==> flow/design.v <==
/*verilator lint_off MULTITOP*/
module num_rpad #(
    parameter int IN_WIDTH  = 32,
    parameter int OUT_WIDTH = 32
) (
    input  logic [ IN_WIDTH-1:0] in,
    output logic [OUT_WIDTH-1:0] out
);
  localparam int EXTEND = OUT_WIDTH - IN_WIDTH;
  assign out = {in, {EXTEND{1'b0}}};
endmodule
module num_sneg #(
    parameter int WIDTH = 32
) (
    input  logic signed [WIDTH-1:0] in,
    output logic signed [WIDTH-1:0] out
);
  assign out = -in;
endmodule
module num_sabs #(
    parameter int WIDTH = 32
) (
    input  logic signed [WIDTH-1:0] in,
    output logic signed [WIDTH-1:0] out
);
  assign out = in[WIDTH-1] ? -in : in;
endmodule
module num_min #(
    parameter int WIDTH = 32
) (
    input  logic [WIDTH-1:0] left,
    input  logic [WIDTH-1:0] right,
    output logic [WIDTH-1:0] out
);
  assign out = (left < right) ? left : right;
endmodule
module num_max #(
    parameter int WIDTH = 32
) (
    input  logic [WIDTH-1:0] left,
    input  logic [WIDTH-1:0] right,
    output logic [WIDTH-1:0] out
);
  assign out = (left > right) ? left : right;
endmodule
module num_smin #(
    parameter int WIDTH = 32
) (
    input  logic signed [WIDTH-1:0] left,
    input  logic signed [WIDTH-1:0] right,
    output logic signed [WIDTH-1:0] out
);
  assign out = (left < right) ? left : right;
endmodule
module num_smax #(
    parameter int WIDTH = 32
) (
    input  logic signed [WIDTH-1:0] left,
    input  logic signed [WIDTH-1:0] right,
    output logic signed [WIDTH-1:0] out
);
  assign out = (left > right) ? left : right;
endmodule
module num_ssignbit #(
    parameter int WIDTH = 32
) (
    input logic signed [WIDTH-1:0] in,
    output logic out
);
  assign out = in[WIDTH-1];
endmodule
module num_sadd #(
    parameter int LEFT_WIDTH = 32,
    parameter int LEFT_LSB = 0,
    parameter int RIGHT_WIDTH = 32,
    parameter int RIGHT_LSB = 0,
    parameter int OUT_WIDTH = 33
) (
    input  logic signed [ LEFT_WIDTH-1:0] left,
    input  logic signed [RIGHT_WIDTH-1:0] right,
    output logic signed [  OUT_WIDTH-1:0] out
);
  logic signed [  LEFT_LSB+LEFT_WIDTH-1:0] left_aligned;
  logic signed [RIGHT_LSB+RIGHT_WIDTH-1:0] right_aligned;
  assign left_aligned = {left, {LEFT_LSB{1'b0}}};
  assign right_aligned = {right, {RIGHT_LSB{1'b0}}};
  assign out = left_aligned + right_aligned;
endmodule
module num_smul #(
    parameter int LEFT_WIDTH = 32,
    parameter int RIGHT_WIDTH = 32,
    parameter int OUT_WIDTH = 64,
    parameter int OUT_LSB = 0
) (
    input  logic signed [ LEFT_WIDTH-1:0] left,
    input  logic signed [RIGHT_WIDTH-1:0] right,
    input  logic                          go,
    input  logic                          reset,
    input  logic                          clk,
    output logic signed [  OUT_WIDTH-1:0] out,
    output logic                          done
);
  logic [1:0] done_buffer;
  assign done = done_buffer[1];
  logic signed [       LEFT_WIDTH-1:0] left_tmp;
  logic signed [      RIGHT_WIDTH-1:0] right_tmp;
  logic signed [OUT_LSB+OUT_WIDTH-1:0] out_tmp;
  assign out = out_tmp[OUT_LSB+OUT_WIDTH-1:OUT_LSB];
  always_ff @(posedge clk) begin
    if (go) begin
      done_buffer[0] <= 1;
      done_buffer[1] <= done_buffer[0];
    end else begin
      done_buffer <= 0;
    end
  end
  always_ff @(posedge clk) begin
    if (!reset && go) begin
      left_tmp  <= left;
      right_tmp <= right;
    end else begin
      left_tmp  <= 0;
      right_tmp <= 0;
    end
  end
  always_ff @(posedge clk) begin
    if (reset) begin
      out_tmp <= 0;
    end else if (go) begin
      out_tmp <= left_tmp * right_tmp;
    end else begin
      out_tmp <= out_tmp;
    end
  end
endmodule
module smul_q31 (
    input  logic        clk,
    input  logic        reset,
    input  logic        go,
    input  logic [31:0] left,
    input  logic [31:0] right,
    output logic [31:0] out,
    output logic        done
);
  num_smul #(
      .LEFT_WIDTH (32),
      .RIGHT_WIDTH(32),
      .OUT_WIDTH  (32),
      .OUT_LSB    (31)
  ) mul (
      .left (left),
      .right(right),
      .go   (go),
      .reset(reset),
      .clk  (clk),
      .out  (out),
      .done (done)
  );
endmodule
clock: 7.08 ns
lec_check: 0
cap_margin: 5
core_aspect_ratio: 0.72
core_margin: 2
core_utilization: 72
cts_cluster_size: 41
hold_slack_margin: -0.1
max_routing_layer: met4
setup_slack_margin: 0.39
slew_margin: 20
run.sh (not shown) runs the stock make flow with config.mk's settings and CLKGATE_MAP_FILE=.
The starting point ran to the end with violations: setup timing.
Change:
ABC_AREA = 1   (was default)
CORE_ASPECT_RATIO = default   (was 0.72)
CTS_CLUSTER_DIAMETER = 77   (was default)
CTS_CLUSTER_SIZE = 66   (was 41)
HOLD_SLACK_MARGIN = default   (was -0.1)
SETUP_SLACK_MARGIN = -0.61   (was 0.39)
clock period = 6.01 ns   (was 7.08 ns; I/O delays follow)
Outcome:
- This time the run died in global routing with GRT-0232
- synthesized area went up by a few percent
- die size went up by a few percent
- synthesized cell count went up by a quarter to a third
Change:
ABC_AREA = default   (was 1)
CAP_MARGIN = 20   (was 5)
CTS_CLUSTER_DIAMETER = default   (was 77)
CTS_CLUSTER_SIZE = 99   (was 66)
MAX_ROUTING_LAYER = default   (was met4)
SETUP_SLACK_MARGIN = default   (was -0.61)
clock period = 12.4 ns   (was 6.01 ns; I/O delays follow)
The new run finished clean.
Die area falls by 6.1%.
Synthesized cell count drops by 24%.
Synthesized area drops by 6.2%.
Change:
CORE_UTILIZATION = 45   (was 72)
CTS_CLUSTER_SIZE = default   (was 99)
SETUP_SLACK_MARGIN = 2.5   (was default)
clock period = 8.0 ns   (was 12.4 ns; I/O delays follow)
Final cell count is higher by 15%.
Cell area increases by 12%.
Flip-flop count does not change.
Non-clock buffer count went up by 227.
Wire length goes up by 10%.
Power grows by 74%.
Setup slack loses 3100 ps.
Change:
CORE_UTILIZATION = 67   (was 45)
CTS_CLUSTER_DIAMETER = 334   (was default)
CTS_CLUSTER_SIZE = 38   (was default)
SETUP_SLACK_MARGIN = 1.1   (was 2.5)
Outcome: Power came out higher by about 5%. Flip-flop count is unchanged. Sequential share of layout area hardly moves. Clock-buffer cell count stays the same. Die area came out lower by 32%. Maximum frequency came out higher by about 0.4%.
Change:
CAP_MARGIN = 25   (was 20)
CELL_PAD_IN_SITES_DETAIL_PLACEMENT = 1   (was default)
CELL_PAD_IN_SITES_GLOBAL_PLACEMENT = 3   (was default)
CORE_MARGIN = 6   (was 2)
CORE_UTILIZATION = 45   (was 67)
CTS_CLUSTER_DIAMETER = default   (was 334)
CTS_CLUSTER_SIZE = 89   (was 38)
GPL_ROUTABILITY_DRIVEN = 0   (was default)
PLACE_DENSITY_LB_ADDON = 0.05   (was default)
SETUP_SLACK_MARGIN = 2.5   (was 1.1)
SLEW_MARGIN = 40   (was 20)
Outcome:
- The new run finished clean
- power went up by 0.56%
- worst hold slack gets better by 3.9 ps
- non-clock buffer count went up by 9
- fmax went down by 0.80%
- synthesized area does not change
- clock-buffer cell count went up by 1
- routed wire length went up by 15%
- cell area went up by 1.3%
- first-iteration DRC count went down by 37%
- via count went down by 2.9%

========
Starts from the design.v that is shown in full above.
clock: 8.0 ns
lec_check: 0
cap_margin: 20
core_aspect_ratio: 0.5
core_margin: 7
core_utilization: 45
cts_cluster_diameter: 168
cts_cluster_size: 97
hold_slack_margin: 0.2
place_density: 0.42
setup_slack_margin: 0.62
slew_margin: 20
tns_end_percent: 10
Rerun with:
Settings changed: CORE_ASPECT_RATIO 0.5 to default, CORE_MARGIN 7 to 2, CORE_UTILIZATION 45 to 72, CTS_CLUSTER_DIAMETER 168 to default, CTS_CLUSTER_SIZE 97 to default, HOLD_SLACK_MARGIN 0.2 to default, SETUP_SLACK_MARGIN 0.62 to default, TNS_END_PERCENT 10 to default.
Clock period 8.0 ns to 9.72 ns, I/O delays scaled along.
Effect: Count of clock-buffer cells in the layout is unchanged; sequential power drops by 8.8%; final cell count drops by 10%; total power drops by 20%; synthesized cell count stays the same; wire length drops by 5.0%; area after synthesis does not change.
Rerun with:
Settings changed: CORE_UTILIZATION 72 to 45, PLACE_DENSITY 0.42 to default, SETUP_SLACK_MARGIN from default to 2.5.
Clock period 9.72 ns to 7.68 ns, I/O delays scaled along.
The changed run passed the timing, DRC and antenna checks; power went up by 50%; cell count went up by 15%; utilization went down by 23 points; fmax went up by 18%.
Rerun with:
Settings changed: CORE_UTILIZATION 45 to 64, SETUP_SLACK_MARGIN 2.5 to default.
Clock period 7.68 ns to 12.4 ns, I/O delays scaled along.
Effect:
- The changed run produced a clean layout
- utilization came out higher by 14 points
- setup slack improves by 3.4 ns
- worst hold slack improves by 0.014 ns
- power came out lower by 48%
- sequential share of layout area came out higher by 0.30 points
- count of clock-buffer cells in the layout does not change
- routed wire length came out lower by 9.9%
- clock power came out lower by 40%
- synthesized cell count does not change
- design area came out lower by 12%
Rerun with:
Settings changed: CORE_UTILIZATION 64 to 72, CTS_CLUSTER_SIZE from default to 66, MAX_ROUTING_LAYER from default to met4.
Clock period 12.4 ns to 7.08 ns, I/O delays scaled along.
The new run reached the layout checks and failed them: setup timing.
Cell count is higher by 6.6%.
Sequential share of layout area is lower by 0.43 points.
Synthesized area is unchanged.

========
## run A
Starts from the design.v that is shown in full above.
==> flow/config.mk <==
export PLATFORM = sky130hd
export DESIGN_NAME = smul_q31
export DESIGN_NICKNAME = smul_q31
export VERILOG_FILES = /design/flow/design.v
export SDC_FILE = /design/flow/constraint.sdc
export NUM_CORES = 4
export LEC_CHECK = 0
export ABC_AREA = 1
export CAP_MARGIN = 20
export CORE_ASPECT_RATIO = 0.5
export CORE_MARGIN = 6
export CORE_UTILIZATION = 59
export CTS_CLUSTER_DIAMETER = 204
export CTS_CLUSTER_SIZE = 66
export MAX_ROUTING_LAYER = met4
export PLACE_DENSITY_LB_ADDON = 0.16
export SLEW_MARGIN = 20
==> flow/constraint.sdc <==
create_clock -name core_clock -period 10.2 [get_ports {clk}]
set_input_delay 2.0400 -clock core_clock [delete_from_list [all_inputs] [get_ports {clk}]]
set_output_delay 2.0400 -clock core_clock [all_outputs]
set_load 0.01 [all_outputs]
For run B, these inputs were changed with respect to run A:
- a change of CTS_CLUSTER_DIAMETER from 204 to 241
- a deleted PLACE_DENSITY_LB_ADDON that had been 0.16
- a deleted CORE_ASPECT_RATIO that had been 0.5
- a deleted ABC_AREA that had been 1
- a change of CORE_UTILIZATION from 59 to 49
- an added PLACE_DENSITY of 0.43
- a change of CTS_CLUSTER_SIZE from 66 to 98
Results
- For run A, the worst setup path startpoint was mul.right_tmp[8], unlike run B, where it was mul.right_tmp[6].
- Run B: flow completed, timing, DRC and antenna clean
- Note that the critical path depth recorded for run B amounts to 0.923 times the value seen in run A.
- Compared with run A, run B shows global router's overall resource usage lower by 7.9 points.
- Post-synthesis cell count from yosys: run B vs run A down 24%
- Compared with run A, in run B met2 routing resource usage after global routing moved down; total power dropped 6.8%; yosys-reported design area after synthesis lost 6.2%; area after synthesis now sits lower; flop share of the area rose 0.27 points.
- Largest net degree at the start of global routing (higher): run A
- Cell count: run B lower than run A
Modified inputs, run C compared to run B
- swapping 0.43 for 0.75 in PLACE_DENSITY
- swapping 49 for 51 in CORE_UTILIZATION
- putting ABC_AREA at 1 where nothing was set
- swapping 98 for 99 in CTS_CLUSTER_SIZE
- swapping 241 for 173 in CTS_CLUSTER_DIAMETER
- putting CORE_ASPECT_RATIO at 1.01 where nothing was set
--- outcome ---
Going from run B to run C, per-instance average area after synthesis now sits lower, register area now sits lower. In the tables for run B and run C, placeable core region reads higher with run C. Run C vs. run B: core utilization went up by 2.3 points. Net switching fraction of the power is higher on run C. Synthesized net count up 1265 in run C wrt run B. Between run B and run C, synthesized-area fraction occupied by xor and xnor cells is higher for run B, run C comes in under that. Compared to run B, the router laid down more metal wire for run C. In the metrics for run B and run C, the one carrying the higher post-placement cell count is run C.
[inputs] run D vs run C
- clearing ABC_AREA, which used to be 1
- swapping 173 for 305 in CTS_CLUSTER_DIAMETER
- swapping 1.01 for 0.5 in CORE_ASPECT_RATIO
Notes after the runs:
- The final layout from run D, which completed every stage, passed the timing, DRC and antenna checks at the end of the flow.
- Run C → run D: area growth from synthesis to layout has increased; number of cells on the critical path has decreased; routed wire length has decreased; post-synth design cell area has decreased.
- Worst hold margin in run D is 0.049 ns higher than in run C
- Sequential power (lower): run C
- When the final numbers for run C and run D were put side by side, the power share of the combinational group turned out to be greater in run C.
--- input diff run D..run E ---
- CORE_MARGIN now 3, was 6
- CORE_ASPECT_RATIO no longer set, was 0.5
- CORE_UTILIZATION now 70, was 51
- CTS_CLUSTER_SIZE now 66, was 99
- PLACE_DENSITY no longer set, was 0.75
- CTS_CLUSTER_DIAMETER no longer set, was 305
- the clock period (ns, I/O delays scaled along) now 6.34, was 10.2
--- outcome ---
Run D finished end to end and its layout was clean on timing, DRC and antenna.
Run E -> stages 100% | layout checks FAIL | negative setup slack
Re fmax: run D was lower than run E.
Between run D and run E, post-layout net count is higher for run E, run D comes in under that.
Summed negative setup slack over all endpoints: lower on run E
diff inputs: run E => run F
- an added PLACE_DENSITY_LB_ADDON of 0.16
- an added CORE_ASPECT_RATIO of 0.5
- a change of CORE_MARGIN from 3 to 6
- an added CTS_CLUSTER_DIAMETER of 305
- a change of the clock period (ns, I/O delays scaled along) from 6.34 to 10.2
Notes after the runs:
Measured against run F, the via count of run E comes out at 1.12 times the reference value. Across run E and run F, a clean result was obtained everywhere but in run E. The flow for run E finished, though final verification flagged negative setup slack. Summary of the comparison: power after layout is lower in run F, relative to run E. Row cell total after placement: run F lower / run E higher. From run E to run F the numbers moved as follows: number of antenna violations at the first check in global routing went down by 7, cell area went down by 13%, relative contribution of the clock network to total power went up by 3.1 points, routed wire length went down by 26000 µm, fraction of the core area occupied by cells at floorplan was more or less identical. In the reports for run E and run F, the larger data arrival time of the worst path belongs to run F. Run F: routability congestion estimate 0.0093 below run E.
Power figures rest on the tool's default switching activity, not on a simulated workload.
